// matrix_mul
module matrix_mul(
    input wire clk,
    input wire reset,
    input wire start,
    input wire [8:0][7:0] matrix_a,
    input wire [8:0][7:0] matrix_b,
    output reg [8:0][15:0] result,
    output reg done
);
For scale: roughly 960 cells after synthesis, roughly 180 flip-flops, roughly 290 I/O pins, about 12,000 sq um of cells after synthesis.
make LEC_CHECK=0 CAP_MARGIN=20 CELL_PAD_IN_SITES_GLOBAL_PLACEMENT=0 CORE_ASPECT_RATIO=0.86 CORE_MARGIN=2 CORE_UTILIZATION=56 GPL_TIMING_DRIVEN=1 MAX_ROUTING_LAYER=met5 PLACE_DENSITY=0.41 SLEW_MARGIN=20 finish   # period 5.94 ns
run.sh (not shown) runs the stock make flow with config.mk's settings and CLKGATE_MAP_FILE=.
The baseline produced a layout that fails on negative setup slack.
==> next run, changes <==
CELL_PAD_IN_SITES_GLOBAL_PLACEMENT = not set   (was 0)
CORE_ASPECT_RATIO = not set   (was 0.86)
CORE_UTILIZATION = 40   (was 56)
GPL_TIMING_DRIVEN = not set   (was 1)
MAX_ROUTING_LAYER = not set   (was met5)
PLACE_DENSITY = 0.6   (was 0.41)
clock period = 7.91 ns   (was 5.94 ns; I/O delays follow)
After rerunning: Now the flow completed with no timing, DRC or antenna violations. Cell count goes down by 2.1%. Core utilization goes down by 27 points. Die size goes up by 39%. Count of clock-buffer cells in the layout goes down by 1.
==> next run, changes <==
CORE_UTILIZATION = 66   (was 40)
CTS_CLUSTER_DIAMETER = 233   (was not set)
PLACE_DENSITY = not set   (was 0.6)
clock period = 6.67 ns   (was 7.91 ns; I/O delays follow)
Outcome: The changed run ended with an error in 5_1_grt (GRT-0232). Die area falls by about 40%. Area after synthesis stays the same. Synthesized cell count is unchanged.

---

Starting RTL as in the previous note.
Settings: LEC_CHECK=0, CAP_MARGIN=25, CORE_ASPECT_RATIO=1.86, CORE_MARGIN=2, CORE_UTILIZATION=55, CTS_CLUSTER_DIAMETER=376, CTS_CLUSTER_SIZE=80, HOLD_SLACK_MARGIN=-0.07, SETUP_SLACK_MARGIN=1.97, SLEW_MARGIN=5, TNS_END_PERCENT=15; clock period 10.0 ns.
The first run passed the timing, DRC and antenna checks.
Change:
Settings changed: CAP_MARGIN 25 to 20, CORE_ASPECT_RATIO 1.86 to unset, CORE_UTILIZATION 55 to 40, CTS_CLUSTER_DIAMETER 376 to unset, CTS_CLUSTER_SIZE 80 to unset, HOLD_SLACK_MARGIN -0.07 to unset, SETUP_SLACK_MARGIN 1.97 to 2.41, SLEW_MARGIN 5 to 15, TNS_END_PERCENT 15 to unset.
- count of clock-buffer cells in the layout drops by 3
- via count came out lower slightly
- global-route usage shrinks by 5.7 points
- total power rose slightly
- setup slack gains 430 ps
- utilization falls by 19 points
- cell area climbs slightly
- clock power grows by a few percent
- non-clock buffer count is unchanged

---

Setup of raven:
Starting RTL as in the previous note.
==> flow/design.v (excerpt) <==
module matrix_mul(
    input wire clk,
    input wire reset,
    input wire start,
    input wire [8:0][7:0] matrix_a,
    input wire [8:0][7:0] matrix_b,
    output reg [8:0][15:0] result,
    output reg done
);
reg [3:0] state;
reg [3:0] i, j, k;
reg [15:0] sum;
localparam IDLE = 4'd0, MULTIPLY = 4'd1, DONE = 4'd2;
always @(posedge clk or posedge reset) begin
    if (reset) begin
        state <= IDLE;
        done <= 0;
        i <= 0;
        j <= 0;
        k <= 0;
        sum <= 0;
    end else begin
        case (state)
            IDLE: begin
                if (start) begin
                    state <= MULTIPLY;
                    i <= 0;
                    j <= 0;
                    k <= 0;
                    sum <= 0;
                    done <= 0;
                end
            end
            MULTIPLY: begin
                if (k == 3) begin
                    result[i*3 + j] <= sum;
                    sum <= 0;
                    k <= 0;
                    if (j == 2) begin
                        j <= 0;
                        if (i == 2) begin
                            state <= DONE;
                        end else begin
                            i <= i + 1;
                        end
                    end else begin
                        j <= j + 1;
                    end
                end else begin
                    sum <= sum + matrix_a[i*3 + k] * matrix_b[k*3 + j];
                    k <= k + 1;
                end
            end
            DONE: begin
                done <= 1;
                state <= IDLE;
            end
        endcase
    end
end
endmodule
export LEC_CHECK = 0
export CAP_MARGIN = 20
export CELL_PAD_IN_SITES_GLOBAL_PLACEMENT = 0
export CORE_ASPECT_RATIO = 0.86
export CORE_MARGIN = 2
export CORE_UTILIZATION = 61
export GPL_TIMING_DRIVEN = 1
export MAX_ROUTING_LAYER = met4
export SLEW_MARGIN = 20
export TNS_END_PERCENT = 5
create_clock -name core_clock -period 4.67 [get_ports {clk}]
What the final checks of raven revealed, after a flow that finished every stage, was a layout that fails on negative setup slack.
What xenon does differently from raven at the input level:
Settings: removing CELL_PAD_IN_SITES_GLOBAL_PLACEMENT (formerly 0); removing TNS_END_PERCENT (formerly 5); removing CORE_ASPECT_RATIO (formerly 0.86); removing GPL_TIMING_DRIVEN (formerly 1); setting PLACE_DENSITY to 0.6 for the first time; changing CORE_UTILIZATION from 61 to 60; removing MAX_ROUTING_LAYER (formerly met4); changing the clock period (ns, I/O delays scaled along) from 4.67 to 5.71.
xenon ran in full, but the layout does not pass; the checks complain about negative setup slack. raven -> xenon: chip area in the Yosys report delta 0, exact match. Switching power summed over all nets (lower): xenon. Summary: post-route worst setup slack, xenon better than raven. For final area, raven and xenon come out practically identical. Relative to raven, time the worst path needs with I/O delays and setup has gone down in xenon.
### xenon -> cedar
Settings: setting TNS_END_PERCENT to 5 for the first time; setting SETUP_SLACK_MARGIN to 1.26 for the first time; setting CTS_CLUSTER_DIAMETER to 29 for the first time; setting CTS_CLUSTER_SIZE to 90 for the first time; changing the clock period (ns, I/O delays scaled along) from 5.71 to 4.39.
## What came out
- None of the runs xenon and cedar ends with a clean layout.
- cedar ended up with a higher fraction of area in non-clock buffers than xenon did.
- Cmp cedar vs xenon: number of buffers outside the clock class in the layout higher in cedar
- When the final numbers for xenon and cedar were put side by side, the area growth from synthesis to layout turned out to be smaller in xenon.
- Critical path depth is higher on xenon
- j[1] as the worst setup path startpoint was reported by cedar, and i[0] by xenon.
- Summary of the comparison: minimum clock period after layout is higher in cedar, relative to xenon.
- Summary of cedar over xenon: utilization went up by 4.8 points; worst setup slack lower; maximum cell stage delay along the critical path went up by 0.08 ns; tally of filler cells in the layout fell 25%; share of total power in the clock network went up by 0.9 points.

---

Setup of build 83:
Starting RTL as in the previous note.
## matrix_mul
module matrix_mul(
    input wire clk,
    input wire reset,
    input wire start,
    input wire [8:0][7:0] matrix_a,
    input wire [8:0][7:0] matrix_b,
    output reg [8:0][15:0] result,
    output reg done
);
reg [3:0] state;
reg [3:0] i, j, k;
reg [15:0] sum;
localparam IDLE = 4'd0, MULTIPLY = 4'd1, DONE = 4'd2;
always @(posedge clk or posedge reset) begin
    if (reset) begin
        state <= IDLE;
        done <= 0;
        i <= 0;
        j <= 0;
        k <= 0;
        sum <= 0;
    end else begin
        case (state)
            IDLE: begin
                if (start) begin
                    state <= MULTIPLY;
                    i <= 0;
                    j <= 0;
                    k <= 0;
                    sum <= 0;
                    done <= 0;
                end
            end
            MULTIPLY: begin
                if (k == 3) begin
                    result[i*3 + j] <= sum;
                    sum <= 0;
                    k <= 0;
                    if (j == 2) begin
                        j <= 0;
                        if (i == 2) begin
                            state <= DONE;
                        end else begin
                            i <= i + 1;
  ...
clock: 4.39 ns
lec_check: 0
cap_margin: 20
core_margin: 2
core_utilization: 57
cts_cluster_diameter: 241
cts_cluster_size: 98
place_density: 0.6
slew_margin: 20
The flow for build 83 finished, though final verification flagged setup timing.
#### Input delta (build 72 over build 83)
- CTS_CLUSTER_SIZE removed (was 98)
- GPL_TIMING_DRIVEN newly set to 1
- CORE_UTILIZATION changed from 57 to 61
- CORE_ASPECT_RATIO newly set to 0.5
- CELL_PAD_IN_SITES_GLOBAL_PLACEMENT newly set to 0
- CTS_CLUSTER_DIAMETER removed (was 241)
- MAX_ROUTING_LAYER newly set to met5
- PLACE_DENSITY changed from 0.6 to 0.56
- TNS_END_PERCENT newly set to 5
- SETUP_SLACK_MARGIN newly set to -0.34
### Flow results
Build 83 → build 72: final cycle utilization of the critical path picked up an extra 15 points; mean cell area of the mapped netlist comparable; via count of the first global-routing pass has increased; global-route total usage across every layer now sits higher; final area lower. Build 83 has a lower minimum period implied by the final worst setup slack than build 72. Build 72 against build 83: non-clock buffer count -13; total die size now sits lower. Build 72: complete, dirty (setup timing). The share of total power in the clock network in build 72 was higher than what build 83 gave.
#### Input delta (build 14 over build 72)
- an added CTS_CLUSTER_DIAMETER of 180
- a change of PLACE_DENSITY from 0.56 to 0.6
- a change of CORE_UTILIZATION from 61 to 60
- a deleted GPL_TIMING_DRIVEN that had been 1
- a deleted CELL_PAD_IN_SITES_GLOBAL_PLACEMENT that had been 0
- a deleted MAX_ROUTING_LAYER that had been met5
- a deleted SETUP_SLACK_MARGIN that had been -0.34
- a deleted CORE_ASPECT_RATIO that had been 0.5
Build 14: flow complete, layout not clean; failing: setup timing
Build 14 vs build 72: post-route clock period utilization down in build 14
Build 14: hold slack 0.044 ns below build 72
Wire length of the first global-routing pass (build 14 vs. build 72) decreases by more than 10%
As of build 14, met2 layer wire length in the routed design had fallen by more than 10% compared to build 72.
Build 14 vs. build 72: clock-cell share of area held steady, share of cell area taken by flip-flops and latches grew by 0.44 points.
Here is what was changed in the inputs of build 25 compared with build 14.
- changing CORE_UTILIZATION from 60 to 68
- setting CTS_CLUSTER_SIZE to 37 for the first time
- changing the clock period (ns, I/O delays scaled along) from 4.39 to 6.76
Findings:
Comparing build 14 against build 25, there is no change at all in post-synthesis cell count from yosys. Looking only at routed wire length, and setting everything else aside, the higher value of build 14 and build 25 goes to build 25. Delta(total of endpoints with negative setup slack in the final report, build 25 - build 14) < 0. [compare] base=build 14 new=build 25: design area saw a decrease, worst hold slack saw an increase. [diff] total via count after detailed routing, build 25 relative to build 14: regression. What the final checks of build 25 revealed, after a flow that finished every stage, was a layout that fails on setup timing. The lower core utilization at floorplan came out of build 14. The maximum cell stage delay along the critical path in build 25 sits 0.09 ns above the value recorded for build 14. Build 14 -> build 25: final standard cell count with taps included and fillers excluded decreased by a few percent.
Power and IR drop assume default switching activity.
